==> flow/design.v (excerpt) <==
module comm_top(
  input wire sys_clk,
  input wire sys_clk_rst,
  input wire rst,
  input wire bit_in, 
  output wire bit_out, 
  output wire [7:0] data_trans, 
  output wire [7:0] data_recev 
);
Size in the first run: roughly 1000 cells after synthesis, ~150 flip-flops, about 21 I/O pins, ~8300 sq um of cells after synthesis.
Settings: LEC_CHECK=0, ABC_AREA=1, CAP_MARGIN=35, CELL_PAD_IN_SITES_DETAIL_PLACEMENT=0, CORE_MARGIN=2, CORE_UTILIZATION=72, CTS_CLUSTER_DIAMETER=385, CTS_CLUSTER_SIZE=17, GPL_TIMING_DRIVEN=1, HOLD_SLACK_MARGIN=0.3, MAX_ROUTING_LAYER=met4, MIN_ROUTING_LAYER=met1, PLACE_DENSITY_LB_ADDON=0.01, SETUP_SLACK_MARGIN=-0.03, SLEW_MARGIN=35, TNS_END_PERCENT=80; clock period 2.77 ns.
run.sh (not shown) runs the stock make flow with config.mk's settings and CLKGATE_MAP_FILE=.
The first run ran to the end with violations: negative setup slack.
Next try:
Settings changed: CAP_MARGIN 35 to 20, CELL_PAD_IN_SITES_DETAIL_PLACEMENT 0 to default, CORE_UTILIZATION 72 to 66, CTS_CLUSTER_DIAMETER 385 to default, CTS_CLUSTER_SIZE 17 to default, GPL_TIMING_DRIVEN 1 to default, HOLD_SLACK_MARGIN 0.3 to default, MAX_ROUTING_LAYER met4 to default, MIN_ROUTING_LAYER met1 to default, PLACE_DENSITY_LB_ADDON 0.01 to default, SETUP_SLACK_MARGIN -0.03 to 0.24, SLEW_MARGIN 35 to 20, TNS_END_PERCENT 80 to default.
Clock period 2.77 ns to 2.84 ns, I/O delays scaled along.
The changed run ran to the end with violations: negative setup slack.
Critical path depth is lower by 1.
Combinational power is higher by a few percent.
Design area is lower slightly.
Cell count is higher slightly.

========
Starting RTL as in the previous note.
==> flow/config.mk <==
export PLATFORM = sky130hd
export DESIGN_NAME = comm_top
export DESIGN_NICKNAME = comm_top
export VERILOG_FILES = /design/flow/design.v
export SDC_FILE = /design/flow/constraint.sdc
export NUM_CORES = 4
export LEC_CHECK = 0
export ABC_AREA = 1
export CAP_MARGIN = 5
export CELL_PAD_IN_SITES_DETAIL_PLACEMENT = 0
export CELL_PAD_IN_SITES_GLOBAL_PLACEMENT = 2
export CORE_MARGIN = 7
export CORE_UTILIZATION = 39
export CTS_CLUSTER_DIAMETER = 65
export GPL_ROUTABILITY_DRIVEN = 1
export GPL_TIMING_DRIVEN = 1
export MAX_ROUTING_LAYER = met5
export MIN_ROUTING_LAYER = met1
export SETUP_SLACK_MARGIN = 0.46
export SLEW_MARGIN = 10
export TNS_END_PERCENT = 65
==> flow/constraint.sdc <==
create_clock -name core_clock -period 2.7 [get_ports {sys_clk}]
set_input_delay 0.5400 -clock core_clock [delete_from_list [all_inputs] [get_ports {sys_clk}]]
set_output_delay 0.5400 -clock core_clock [all_outputs]
set_load 0.01 [all_outputs]
The first run ran to the end with violations: negative setup slack.
Next try:
ABC_AREA = default   (was 1)
CAP_MARGIN = 20   (was 5)
CELL_PAD_IN_SITES_DETAIL_PLACEMENT = default   (was 0)
CELL_PAD_IN_SITES_GLOBAL_PLACEMENT = default   (was 2)
CORE_MARGIN = 2   (was 7)
CORE_UTILIZATION = 40   (was 39)
CTS_CLUSTER_DIAMETER = default   (was 65)
GPL_ROUTABILITY_DRIVEN = default   (was 1)
GPL_TIMING_DRIVEN = default   (was 1)
MAX_ROUTING_LAYER = default   (was met5)
MIN_ROUTING_LAYER = default   (was met1)
SETUP_SLACK_MARGIN = default   (was 0.46)
SLEW_MARGIN = 20   (was 10)
TNS_END_PERCENT = default   (was 65)
clock period = 4.2 ns   (was 2.7 ns; I/O delays follow)
The new run finished with timing, DRC and antenna clean.
Cell count came out lower by 26%.
Utilization drops by 5.9 points.
Global-route usage goes down by 1.0 points.
Die area decreases by 17%.
Clock-buffer cell count does not change.
Next try:
clock period = 2.51 ns   (was 4.2 ns; I/O delays follow)
Result: With this change the flow finished but failed the layout checks on negative setup slack; final cell count rises by 7.3%; clock-buffer cell count came out higher by 2; total power goes up by 67%; sequential power rose by 67%; design area goes up by 9.2%; combinational power went up by 96%.

========
Setup of v39:
Starting RTL as in the previous note.
clock: 5.81 ns
lec_check: 0
abc_area: 1
cap_margin: 5
cell_pad_in_sites_detail_placement: 0
cell_pad_in_sites_global_placement: 2
core_margin: 7
core_utilization: 39
cts_cluster_diameter: 65
gpl_routability_driven: 1
gpl_timing_driven: 1
max_routing_layer: met5
min_routing_layer: met1
setup_slack_margin: 0.42
slew_margin: 35
tns_end_percent: 65
Per the final summary, v39 finished and its layout is clean on timing, DRC and antenna.
[inputs] v48 vs v39
-- flow/config.mk --
<<< v39, line 7
export LEC_CHECK = 0
export ABC_AREA = 1
export CAP_MARGIN = 5
export CELL_PAD_IN_SITES_DETAIL_PLACEMENT = 0
export CELL_PAD_IN_SITES_GLOBAL_PLACEMENT = 2
export CORE_MARGIN = 7
export CORE_UTILIZATION = 39
export CTS_CLUSTER_DIAMETER = 65
export GPL_ROUTABILITY_DRIVEN = 1
export GPL_TIMING_DRIVEN = 1
>>> v48, line 7
export LEC_CHECK = 0
export CAP_MARGIN = 5
export CELL_PAD_IN_SITES_DETAIL_PLACEMENT = 1
export CORE_MARGIN = 2
export CORE_UTILIZATION = 26
export CTS_CLUSTER_DIAMETER = 65
export GPL_ROUTABILITY_DRIVEN = 0
export GPL_TIMING_DRIVEN = 1
==> comparison <==
v39 and v48 ended up with nearly the same data-path buffer share of cell area in the final layout. In the reports for v39 and v48, the larger post-route total power belongs to v48. Higher combinational power among v39 and v48: v48. v48 went all the way through synthesis, placement and routing and the layout is clean on timing, DRC and antenna. Count of inverters other than clock inverters in the layout: v48 < v39. v39 → v48: mux contribution to synthesized area climbed 3.3 points; yosys-reported design area after synthesis went down; path depth of the worst reg2reg path decreased 10. v48: buffers plus inverters on the worst setup path is 1 higher than what v39 reported.
Inputs modified between v48 and v20:
==> flow/config.mk <==
export PLATFORM = sky130hd
export DESIGN_NAME = comm_top
export DESIGN_NICKNAME = comm_top
export VERILOG_FILES = /design/flow/design.v
export SDC_FILE = /design/flow/constraint.sdc
export NUM_CORES = 4
export LEC_CHECK = 0
export CAP_MARGIN = 20
export CORE_MARGIN = 2
export CORE_UTILIZATION = 44
export SLEW_MARGIN = 25
==> flow/constraint.sdc <==
create_clock -name core_clock -period 3.75 [get_ports {sys_clk}]
set_input_delay 0.7500 -clock core_clock [delete_from_list [all_inputs] [get_ports {sys_clk}]]
set_output_delay 0.7500 -clock core_clock [all_outputs]
set_load 0.01 [all_outputs]
==> results <==
v20 ended with every stage complete and zero timing, DRC or antenna violations.
v20 ends up with lower overall routed net length than v48 does.
Looking at wire length of the first global-routing pass, v20 sits 3.2 mm below v48.
v20 vs v48: global-route track usage on met2 up
Measured against v48, the met2 wire length of v20 comes out at 0.911 times the reference value.
Input-level comparison between v12 and v20:
-- flow/config.mk --
<<< v20, line 9
export CORE_MARGIN = 2
export CORE_UTILIZATION = 44
export SLEW_MARGIN = 25
>>> v12, line 9
export CORE_MARGIN = 2
export CORE_UTILIZATION = 70
export CTS_CLUSTER_SIZE = 37
export SLEW_MARGIN = 20
==> flow/constraint.sdc <==
create_clock -name core_clock -period 3.06 [get_ports {sys_clk}]
set_input_delay 0.6120 -clock core_clock [delete_from_list [all_inputs] [get_ports {sys_clk}]]
set_output_delay 0.6120 -clock core_clock [all_outputs]
set_load 0.01 [all_outputs]
==> results <==
In v12 the implementation ran to completion but is not tape-out ready, as the final checks report setup timing.
Worst setup path startpoint: my_Rx_top.my_S2P.cnt[2] -> v20, my_Rx_top.my_S2P.cnt[1] -> v12
Looking at die boundary height, v12 sits 28 µm lower than v20 does.
The utilization in v12 sits 33 points above the value recorded for v20.
In the reports for v20 and v12, the larger final-layout fill cell count belongs to v20.
Comparing v12 with v20, the clock latency on the worst-skew pair came out essentially unchanged.
In v12 the placeable core region turned out about 37% lower than in v20.
Post-synthesis to final-layout area growth in v12 vs v20: up 4.9 points
Modified inputs, v16 compared to v12
-- flow/config.mk --
<<< v12, line 10
export CORE_UTILIZATION = 70
export CTS_CLUSTER_SIZE = 37
export SLEW_MARGIN = 20
>>> v16, line 10
export CORE_UTILIZATION = 70
export CTS_CLUSTER_DIAMETER = 37
export SLEW_MARGIN = 20
==> flow/constraint.sdc <==
create_clock -name core_clock -period 8.05 [get_ports {sys_clk}]
set_input_delay 1.6100 -clock core_clock [delete_from_list [all_inputs] [get_ports {sys_clk}]]
set_output_delay 1.6100 -clock core_clock [all_outputs]
set_load 0.01 [all_outputs]
[summary]
Across v16 and v12, a clean result was obtained everywhere but in v12.
v12 finished all stages; however, its layout fails the closing checks, the failures being setup timing.
The combinational share of power of v16 and that of v12 are within noise of each other.
Across both runs, DRC violation total after the first TritonRoute iteration was lower for v16 than for v12.
v16 — smallest setup slack after layout 4.18 ns higher, v12 as reference
v16: routing usage on met2 is 3.6 points lower than what v12 reported.
The number of nets in the final layout of v16 falls short of that of v12 by 59.
v16 vs v12, wire length of the first global-routing pass went down by 7.1%.
v16 vs v12, worst path arrival time went up by 0.80 ns.
Of v16 and v12, v12 shows the lower post-route setup TNS, with v16 above it.
Inputs modified between v16 and v26:
-- flow/config.mk --
<<< v16, line 9
export CORE_MARGIN = 2
export CORE_UTILIZATION = 70
export CTS_CLUSTER_DIAMETER = 37
export SLEW_MARGIN = 20
>>> v26, line 9
export CORE_MARGIN = 2
export CORE_UTILIZATION = 40
export SLEW_MARGIN = 20
==> flow/constraint.sdc <==
create_clock -name core_clock -period 10.0 [get_ports {sys_clk}]
set_input_delay 2.0000 -clock core_clock [delete_from_list [all_inputs] [get_ports {sys_clk}]]
set_output_delay 2.0000 -clock core_clock [all_outputs]
set_load 0.01 [all_outputs]
Notes after the runs:
Result for v26 and v16: all clean. When v26 is measured against v16, its power turns out about 17% lower. v26 vs. v16: logic gate share of total power lost 0.2 points, total track usage lost 12 points, core footprint picked up an extra about 70%.
No activity file was given, so power comes from the tool's default toggle rates.
